// fsm
module fsm(
    input [15:0] dataIn,
    input R_I,
    input reset,
    input clk,
    output reg r_o,
    output reg [1:0] err,
    output [31:0] dataOut,
    output ready
    );
clock: 10.0 ns
lec_check: 0
abc_area: 1
cap_margin: 40
cell_pad_in_sites_detail_placement: 1
core_margin: 2
core_utilization: 40
cts_cluster_size: 48
gpl_routability_driven: 0
gpl_timing_driven: 1
max_routing_layer: met5
min_routing_layer: met1
slew_margin: 35
run.sh (not shown) runs the stock make flow with config.mk's settings and CLKGATE_MAP_FILE=.
Edit:
- ABC_AREA: 1 -> 0
- CAP_MARGIN: 40 -> 20
- CELL_PAD_IN_SITES_DETAIL_PLACEMENT: 1 -> not set
- CORE_UTILIZATION: 40 -> 72
- CTS_CLUSTER_DIAMETER: not set -> 194
- CTS_CLUSTER_SIZE: 48 -> 23
- GPL_ROUTABILITY_DRIVEN: 0 -> not set
- MAX_ROUTING_LAYER: met5 -> not set
- MIN_ROUTING_LAYER: met1 -> not set
- PLACE_DENSITY: not set -> 0.64
- clock period: 10.0 -> 7.01 ns (I/O delays scaled with it)
=> Now the flow finished but fails on setup timing; via count goes down by 7.4%; die area goes down by 43%; wire length goes down by 14%; synthesized cell count goes down by 17%.
Edit:
- CORE_UTILIZATION: 72 -> 71
- CTS_CLUSTER_SIZE: 23 -> 18
- PLACE_DENSITY: 0.64 -> not set
- PLACE_DENSITY_LB_ADDON: not set -> 0.04
- SETUP_SLACK_MARGIN: not set -> 2.38
- SLEW_MARGIN: 35 -> 20
- clock period: 7.01 -> 8.14 ns (I/O delays scaled with it)
Result:
- The new run completed without violations
- wire length grows by 3.5%
- area after synthesis stays the same
- fmax came out lower by 0.78%
- power went down by 7.6%
- die area came out higher by 1.4%
- via count rises by 1.0%
Edit:
- ABC_AREA: 0 -> not set
- CTS_CLUSTER_DIAMETER: 194 -> not set
- CTS_CLUSTER_SIZE: 18 -> 19
- GPL_TIMING_DRIVEN: 1 -> not set
- PLACE_DENSITY_LB_ADDON: 0.04 -> not set
- SETUP_SLACK_MARGIN: 2.38 -> not set
- clock period: 8.14 -> 7.33 ns (I/O delays scaled with it)
The new run ran to the end with violations: setup timing.
Hold slack loses 0.013 ns.
Clock power rose by about 66%.
Wire length fell by 2.2%.
Cell count rose by about 0.6%.
Core utilization fell by 0.44 points.
Power rose by 23%.
Edit:
- CORE_UTILIZATION: 71 -> 72
- CTS_CLUSTER_SIZE: 19 -> not set
- clock period: 7.33 -> 7.97 ns (I/O delays scaled with it)
=> Now the flow finished clean. Synthesized area is unchanged. Sequential share of layout area climbs by 0.48 points. Non-clock buffer count is lower by 94. Sequential power came out lower by 8.1%. Die size shrinks by 1.4%. Global-route usage stays flat.
Edit:
- ABC_AREA: not set -> 1
- CTS_CLUSTER_DIAMETER: not set -> 44
- CTS_CLUSTER_SIZE: not set -> 99
- PLACE_DENSITY: not set -> 0.35
- SETUP_SLACK_MARGIN: not set -> 1.08
- clock period: 7.97 -> 8.11 ns (I/O delays scaled with it)
Result:
- The new run ran to the end with violations: setup timing
- non-clock buffer count is higher by 233
- total power is higher by 14%
- sequential share of layout area is lower by 1.6 points
- fmax is lower by about 17%
- sequential power is lower by about 2%
- wire length is higher by about 24%
- core utilization is higher by 5.0 points
- area after synthesis is lower by about 1.1%
- via count is higher by 20%

* * *

fsm again, from the RTL that the note above started with.
==> flow/config.mk <==
export PLATFORM = sky130hd
export DESIGN_NAME = fsm
export DESIGN_NICKNAME = fsm
export VERILOG_FILES = /design/flow/design.v
export SDC_FILE = /design/flow/constraint.sdc
export NUM_CORES = 4
export LEC_CHECK = 0
export ABC_AREA = 1
export CAP_MARGIN = 15
export CELL_PAD_IN_SITES_DETAIL_PLACEMENT = 2
export CELL_PAD_IN_SITES_GLOBAL_PLACEMENT = 1
export CORE_MARGIN = 2
export CORE_UTILIZATION = 47
export CTS_CLUSTER_DIAMETER = 194
export GPL_TIMING_DRIVEN = 1
export HOLD_SLACK_MARGIN = 0.04
export PLACE_DENSITY_LB_ADDON = 0.04
export SLEW_MARGIN = 35
export TNS_END_PERCENT = 55
==> flow/constraint.sdc <==
create_clock -name core_clock -period 6.12 [get_ports {clk}]
set_input_delay 1.2240 -clock core_clock [delete_from_list [all_inputs] [get_ports {clk}]]
set_output_delay 1.2240 -clock core_clock [all_outputs]
set_load 0.01 [all_outputs]
The first run stopped in clock tree synthesis on DPL-0033.
Rerun with:
CAP_MARGIN = 20   (was 15)
CELL_PAD_IN_SITES_DETAIL_PLACEMENT = not set   (was 2)
CELL_PAD_IN_SITES_GLOBAL_PLACEMENT = not set   (was 1)
CORE_UTILIZATION = 68   (was 47)
CTS_CLUSTER_DIAMETER = not set   (was 194)
GPL_TIMING_DRIVEN = not set   (was 1)
HOLD_SLACK_MARGIN = not set   (was 0.04)
PLACE_DENSITY_LB_ADDON = not set   (was 0.04)
SLEW_MARGIN = 20   (was 35)
TNS_END_PERCENT = not set   (was 55)
clock period = 13.8 ns   (was 6.12 ns; I/O delays follow)
Effect:
- The changed run went through all stages and came out clean
- die size drops by 31%
- area after synthesis does not change
- synthesized cell count does not change
Rerun with:
ABC_AREA = not set   (was 1)
CORE_UTILIZATION = 71   (was 68)
CTS_CLUSTER_SIZE = 21   (was not set)
clock period = 7.11 ns   (was 13.8 ns; I/O delays follow)
The changed run produced a layout that fails on negative setup slack.
Global-route usage climbs by 1.2 points.
Design area increases by 3.7%.
Wire length barely changes.
Clock-buffer cell count shrinks by 7.
Synthesized cell count fell by 17%.
Combinational power grows by 66%.
Worst setup slack loses 5.4 ns.
Via count is lower by 5.6%.
Clock skew went up by 0.027 ns.
Sequential power increases by 94%.
Rerun with:
CORE_UTILIZATION = 59   (was 71)
CTS_CLUSTER_SIZE = not set   (was 21)
clock period = 9.17 ns   (was 7.11 ns; I/O delays follow)
=> This time the run produced a clean layout; synthesized area does not change; fmax drops by 10%; clock power drops by 18%.
Rerun with:
CORE_UTILIZATION = 72   (was 59)
CTS_CLUSTER_SIZE = 90   (was not set)
PLACE_DENSITY_LB_ADDON = 0.24   (was not set)
SETUP_SLACK_MARGIN = 1.31   (was not set)
TNS_END_PERCENT = 5   (was not set)
Final area is higher by 0.48%.
Power went down by 1.5%.
Global-route usage goes up by 7.4 points.
Wire length increases by 2.2%.
Count of clock-buffer cells in the layout drops by 4.
Setup slack is better by 0.40 ns.
Sequential share of layout area falls by 0.16 points.
Maximum frequency increases by 5.0%.
Rerun with:
CORE_UTILIZATION = 64   (was 72)
CTS_CLUSTER_SIZE = not set   (was 90)
PLACE_DENSITY_LB_ADDON = not set   (was 0.24)
SETUP_SLACK_MARGIN = not set   (was 1.31)
TNS_END_PERCENT = not set   (was 5)
clock period = 5.1 ns   (was 9.17 ns; I/O delays follow)
The changed run completed and failed the layout checks on negative setup slack.
Cell count climbs by 10%.
Sequential cell count stays the same.
Clock-buffer cell count drops by 8.
Final area came out higher by 8.5%.
Core utilization goes down by 3.0 points.
Die area is higher by 12%.

* * *

## run A
fsm again, from the RTL that the note above started with.
export LEC_CHECK = 0
export ABC_AREA = 1
export CAP_MARGIN = 25
export CELL_PAD_IN_SITES_DETAIL_PLACEMENT = 1
export CORE_MARGIN = 2
export CORE_UTILIZATION = 18
export CTS_CLUSTER_SIZE = 38
export PLACE_DENSITY = 0.74
export SETUP_SLACK_MARGIN = -0.99
export SLEW_MARGIN = 5
create_clock -name core_clock -period 13.0 [get_ports {clk}]
Run A: flow complete, layout not clean; failing: max-capacitance violations, max-slew violations
Setup changes, run A to run B
- changing SLEW_MARGIN from 5 to 0
- removing CTS_CLUSTER_SIZE (formerly 38)
- setting CTS_CLUSTER_DIAMETER to 243 for the first time
- setting TNS_END_PERCENT to 65 for the first time
- changing SETUP_SLACK_MARGIN from -0.99 to 0.42
- setting CELL_PAD_IN_SITES_GLOBAL_PLACEMENT to 2 for the first time
- changing CAP_MARGIN from 25 to 20
- removing CELL_PAD_IN_SITES_DETAIL_PLACEMENT (formerly 1)
- removing PLACE_DENSITY (formerly 0.74)
- changing the clock period (ns, I/O delays scaled along) from 13.0 to 14.5
==> comparison <==
Run B went all the way through the flow, and no timing, DRC or antenna check failed.
Run B against run A; total routed wirelength is down by more than a quarter.
From run A to run B the numbers moved as follows: critical path depth went up by about 22%, critical path arrival now sits lower, clock latency at the later pin of the worst-skew pair went down 0.07 ns.
Sort run B and run A by number of filler cells placed in the layout, descending, and run A comes first.
Taking run A as the reference, in run B fraction of power consumed by sequential logic went down by 0.8 points, total of plain and repair buffers excluding clock buffers went up by about 2.7%, final cell count neither gained nor lost much, area growth from synthesis to final layout went up by 1.0 points, combinational group share of total power lost 2.5 points.
Against run A, run B comes in 6 lower on number of optimization iterations in the first detailed-route pass.
Relative to run B, the following input files were edited for run C:
- CORE_UTILIZATION: 18 -> 70
- SETUP_SLACK_MARGIN: 0.42 -> -0.59
- TNS_END_PERCENT: 65 -> unset
- CELL_PAD_IN_SITES_GLOBAL_PLACEMENT: 2 -> unset
- SLEW_MARGIN: 0 -> 20
- CTS_CLUSTER_DIAMETER: 243 -> unset
- ABC_AREA: 1 -> unset
- the clock period (ns, I/O delays scaled along): 14.5 -> 5.89
Results
Having completed the whole flow, run B delivered a layout that passed the timing, DRC and antenna checks. Run C: all stages done; final checks FAILED (negative setup slack). Run B vs run C, start point of the critical path: PW.mant_in[11]$_DFFE_PP_ vs PW.mant_in[5]$_DFFE_PP_. End-of-flow core utilization is higher on run C. Taking run B as the reference, in run C sequential cell area fraction in the yosys report fell 0.43 points, synthesized area rose 1.1%. Lower final worst slack goes to run C over run B. Compared to run B, run C was floorplanned on a smaller die. Run B and run C ended up with roughly the same cell area after placement. Wire length on met2, run C vs run B: down by more than 10%.

* * *

## job 7168
fsm again, from the RTL that the note above started with.
Settings: LEC_CHECK=0, ABC_AREA=0, CAP_MARGIN=20, CORE_MARGIN=2, CORE_UTILIZATION=71, CTS_CLUSTER_DIAMETER=194, CTS_CLUSTER_SIZE=18, GPL_TIMING_DRIVEN=1, PLACE_DENSITY_LB_ADDON=0.04, SETUP_SLACK_MARGIN=1.32, SLEW_MARGIN=35; clock period 8.31 ns.
Job 7168 reached the final stage; the timing, DRC and antenna checks on its layout passed.
Input-level comparison between job 8310 and job 7168:
Settings: a change of SETUP_SLACK_MARGIN from 1.32 to 0.94; a change of CTS_CLUSTER_SIZE from 18 to 14; a change of PLACE_DENSITY_LB_ADDON from 0.04 to 0.02; a change of CORE_UTILIZATION from 71 to 72; a change of the clock period (ns, I/O delays scaled along) from 8.31 to 7.01.
==> results <==
- STATUS run=job 8310 STAGES=ALL_DONE FINAL_CHECKS=FAILED CAUSE=setup timing
- Summary of job 8310 over job 7168: sum of internal, switching and leakage power rose by about 30%, power density normalized to cell area increased by about 25% relative to the old numbers, post-synthesis instance area ~0 delta, post-route clock period utilization picked up an extra 14 points.
- Looking at count of cells resized by post-cts repair, job 8310 sits about 80% above job 7168.
- When the final numbers for job 7168 and job 8310 were put side by side, the total length of routed wires turned out to be greater in job 8310.
- Register share after synthesis came out exactly the same in job 7168 and job 8310.
- In the reports for job 7168 and job 8310, the smaller worst setup slack belongs to job 8310.
- Fraction of power consumed by combinational cells: job 8310 higher than job 7168
- Taking job 7168 as the reference point, the core utilization of job 8310 rises by 4.1 points.
#### Input delta (job 479 over job 8310)
Settings: swapping 72 for 40 in CORE_UTILIZATION; clearing PLACE_DENSITY_LB_ADDON, which used to be 0.02; clearing CTS_CLUSTER_SIZE, which used to be 14; swapping 35 for 20 in SLEW_MARGIN; clearing ABC_AREA, which used to be 0; clearing CTS_CLUSTER_DIAMETER, which used to be 194; clearing GPL_TIMING_DRIVEN, which used to be 1; clearing SETUP_SLACK_MARGIN, which used to be 0.94; swapping 7.01 for 9.17 in the clock period (ns, I/O delays scaled along).
### Flow results
- Per the final summary, job 479 finished and its layout is clean on timing, DRC and antenna.
- Initial antenna violation count in job 479 is 4 above job 8310.
- Job 479 against job 8310; area enclosed by the die boundary is up by more than half.
- Setup slack in job 479 is larger than in job 8310.
- Compared with job 8310, job 479 shows internal power component lower by about 17%.
- Job 479 improves on job 8310 in worst hold slack.
- Lower total routing usage reported by global routing goes to job 479 over job 8310.
- Re share of final layout cell area taken by non-clock buffers: job 479 is 2.9 points down on job 8310.
- Total number of tap cells in job 479 vs job 8310: up 1003
Input changes introduced in job 9369 (baseline for comparison: job 479):
Settings: changing CORE_MARGIN from 2 to 3; changing SLEW_MARGIN from 20 to 0; changing the clock period (ns, I/O delays scaled along) from 9.17 to 10.0.
Findings:
Diff job 479..job 9369 | post-synthesis instance area | negligible
Job 9369 finished all stages; the layout is clean.
In the flow results for job 9369 and job 479, the well-tap cell count is smaller on job 9369.
Relative to job 479, the global-route usage of job 9369 is lower by 0.43 points.
The lower utilization of job 9369 and job 479 is in job 479.
From job 479 to job 9369 the numbers moved as follows: antenna diode count climbed 3; area added between synthesis and finish roughly the same; final setup slack of the worst path went up 0.62 ns.
Changes in job 8041 relative to job 9369:
Settings: CORE_MARGIN now 2, was 3; PLACE_DENSITY now 0.37, previously not set; SLEW_MARGIN now 20, was 0; CTS_CLUSTER_SIZE now 10, previously not set; CORE_UTILIZATION now 72, was 40; the clock period (ns, I/O delays scaled along) now 6.06, was 10.0.
==> results <==
Job 8041 finished every stage; the final checks, however, were not passed, the failures being setup timing.
[diff] routed wire length, job 8041 relative to job 9369: regression
The more densely filled core belongs to job 8041, not job 9369.
Job 8041 vs job 9369 — cell area reported after detailed placement climbed by a few percent
[compare] base=job 9369 new=job 8041: number of global-route vias before repair went up by 11%; flip-flop count was more or less identical; final period demand of the worst path went down by 1.10 ns.
Job 8041 vs job 9369 — number of cells upsized or downsized after cts rose 105.
For power, dividing the value from job 9369 by the value from job 8041 gives 0.59.
| total core area | job 8041 vs job 9369 | about 44% lower |
In the reports for job 8041 and job 9369, the smaller power of the combinational group belongs to job 9369.
Input-level comparison between job 6945 and job 8041:
Settings: PLACE_DENSITY removed (was 0.37); CORE_UTILIZATION changed from 72 to 71; PLACE_DENSITY_LB_ADDON newly set to 0.07; CTS_CLUSTER_SIZE changed from 10 to 21; ABC_AREA newly set to 1; the clock period (ns, I/O delays scaled along) changed from 6.06 to 6.23.
### Flow results
The layout from job 6945, despite a flow that completed every stage, fails the layout checks, with the failing checks listed as setup timing. Across both runs, area of the mapped netlist was lower for job 6945 than for job 8041. Comparing job 6945 and job 8041, the lower filler cell count was measured on job 6945. [compare] base=job 8041 new=job 6945: layout clock buffer count decreased by about 27% relative to the old numbers, routed via count increased by about 17% relative to the old numbers, number of register bits inferred by synthesis closely matched the old numbers, total cell area reported by yosys after synthesis decreased by 730 µm² relative to the old numbers.
No activity file was given, so power comes from the tool's default toggle rates.
